==> inputs of job 9928 <==
Design alu16_top, start of the top module:
module alu16_top(clk, valA, valB, aluop, sub, lr, cc, result);
make LEC_CHECK=0 CAP_MARGIN=15 CELL_PAD_IN_SITES_DETAIL_PLACEMENT=2 CORE_MARGIN=2 CORE_UTILIZATION=40 GPL_TIMING_DRIVEN=0 HOLD_SLACK_MARGIN=0.12 MAX_ROUTING_LAYER=met5 MIN_ROUTING_LAYER=met2 SLEW_MARGIN=20 TNS_END_PERCENT=5 finish   # period 3.1 ns
run.sh (not shown) runs the stock make flow with config.mk's settings and CLKGATE_MAP_FILE=.
==> job 413: changes against job 9928 <==
ABC_AREA = 1   (was not set)
CAP_MARGIN = 20   (was 15)
CELL_PAD_IN_SITES_DETAIL_PLACEMENT = not set   (was 2)
CORE_UTILIZATION = 68   (was 40)
CTS_CLUSTER_DIAMETER = 57   (was not set)
CTS_CLUSTER_SIZE = 37   (was not set)
GPL_TIMING_DRIVEN = not set   (was 0)
HOLD_SLACK_MARGIN = 0.24   (was 0.12)
MAX_ROUTING_LAYER = not set   (was met5)
MIN_ROUTING_LAYER = not set   (was met2)
SETUP_SLACK_MARGIN = -0.3   (was not set)
TNS_END_PERCENT = not set   (was 5)
==> results <==
metric                                                                             job 413                job 9928
Post-synthesis cell type with the largest instance count                           nand2_1                 a21oi_1
Status                                                              stopped before the end  stopped before the end
Last stage reached                                                                 5_1_grt                 5_1_grt
Area of the die                                                                 9610 sq um             17900 sq um
Die outline width                                                                  98.0 um                  134 um
Sequential-to-total area share from yosys stat                                       19.0%                   17.0%
Placed cell count                                                                     1199                    1133
Share of the synthesized netlist area taken by xor and xnor gates                    2.33%                   3.65%
Core utilization before placement                                                    69.6%                   40.7%
Syn Nets                                                                              1078                     957
Core Area                                                                       8640 sq um             16500 sq um
Count of instances resized after the clock tree is built                                 5                     184
Die H                                                                              98.0 um                  134 um
Number of placement rows                                                                34                      47
Post-synth area from yosys stat                                                 6010 sq um              6720 sq um
Average size of a mapped cell                                                   6.16 sq um              7.87 sq um
Post-synthesis cell count from yosys                                                   975                     854
Post-synthesis share of cell area spent on and-or and or-and gates                   12.1%                   29.3%
HPWL after DPL                                                                     17.6 mm                 33.3 mm
Post-Synthesis Cells                                                                   975                     854
Post-place instance area                                                        7280 sq um              7670 sq um
Proportion of synthesized area in mux cells                                             0%                   12.0%
Clock Root Buffer                                                                 clkbuf_8               clkbuf_16
Number of distinct library cells after synthesis                                        41                      84
Dpl ws                                                                           -0.441 ns                -2.28 ns
Area share of and/or/nand/nor cells after synthesis                                  42.4%                   16.6%
Netlist Area Pre-Place                                                          6010 sq um              6720 sq um

* * *

==> inputs of 01-10 <==
alu16_top again, from the RTL that the note above started with.
export LEC_CHECK = 0
export CAP_MARGIN = 5
export CORE_MARGIN = 2
export CORE_UTILIZATION = 70
export CTS_CLUSTER_DIAMETER = 246
export CTS_CLUSTER_SIZE = 37
export HOLD_SLACK_MARGIN = -0.08
export PLACE_DENSITY = 0.62
export SLEW_MARGIN = 20
create_clock -name core_clock -period 2.27 [get_ports {clk}]
==> 02-16: changes against 01-10 <==
==> flow/config.mk (replaced) <==
export PLATFORM = sky130hd
export DESIGN_NAME = alu16_top
export DESIGN_NICKNAME = alu16_top
export VERILOG_FILES = /design/flow/design.v
export SDC_FILE = /design/flow/constraint.sdc
export NUM_CORES = 4
export LEC_CHECK = 0
export CAP_MARGIN = 20
export CORE_MARGIN = 2
export CORE_UTILIZATION = 57
export CTS_CLUSTER_SIZE = 64
export SETUP_SLACK_MARGIN = -0.3
export SLEW_MARGIN = 20
==> flow/constraint.sdc (replaced) <==
create_clock -name core_clock -period 3.41 [get_ports {clk}]
set_input_delay 0.6820 -clock core_clock [delete_from_list [all_inputs] [get_ports {clk}]]
set_output_delay 0.6820 -clock core_clock [all_outputs]
set_load 0.01 [all_outputs]
==> qor summary <==
quantity                                                                        02-16                      01-10
Avg Inst Size Synth                                                          7.87 um2                   7.87 um2
Flip-flops with a built-in enable                                                   0                          0
Die area                                                                    12700 um2                  10400 um2
Simple-Gate Area Share                                                          16.6%                      16.6%
Final weighted congestion in routability-driven placement                        1.25                       1.33
Number of cells in the yosys synthesis report                                     854                        854
FP Util                                                                         58.6%                      72.4%
Syn nets                                                                          957                        957
Height of the die                                                              113 um                     102 um
Width of the chip                                                              113 um                     102 um
Result of the run                                          complete, but fails checks  aborted with a tool error
Failing step                                                                        -         detailed placement
Reasons for failing layout checks                                negative setup slack                          -
Post-synthesis instance area                                                 6720 um2                   6720 um2
Total of buffers placed on input and output ports                                  58                         58
Core area                                                                   11500 um2                   9280 um2
Multiplexer area fraction after synthesis                                       12.0%                      12.0%
Async set-reset flop share out of synthesis                                        0%                         0%
Num ports                                                                          59                         59
Count of standard-cell rows                                                        39                         35
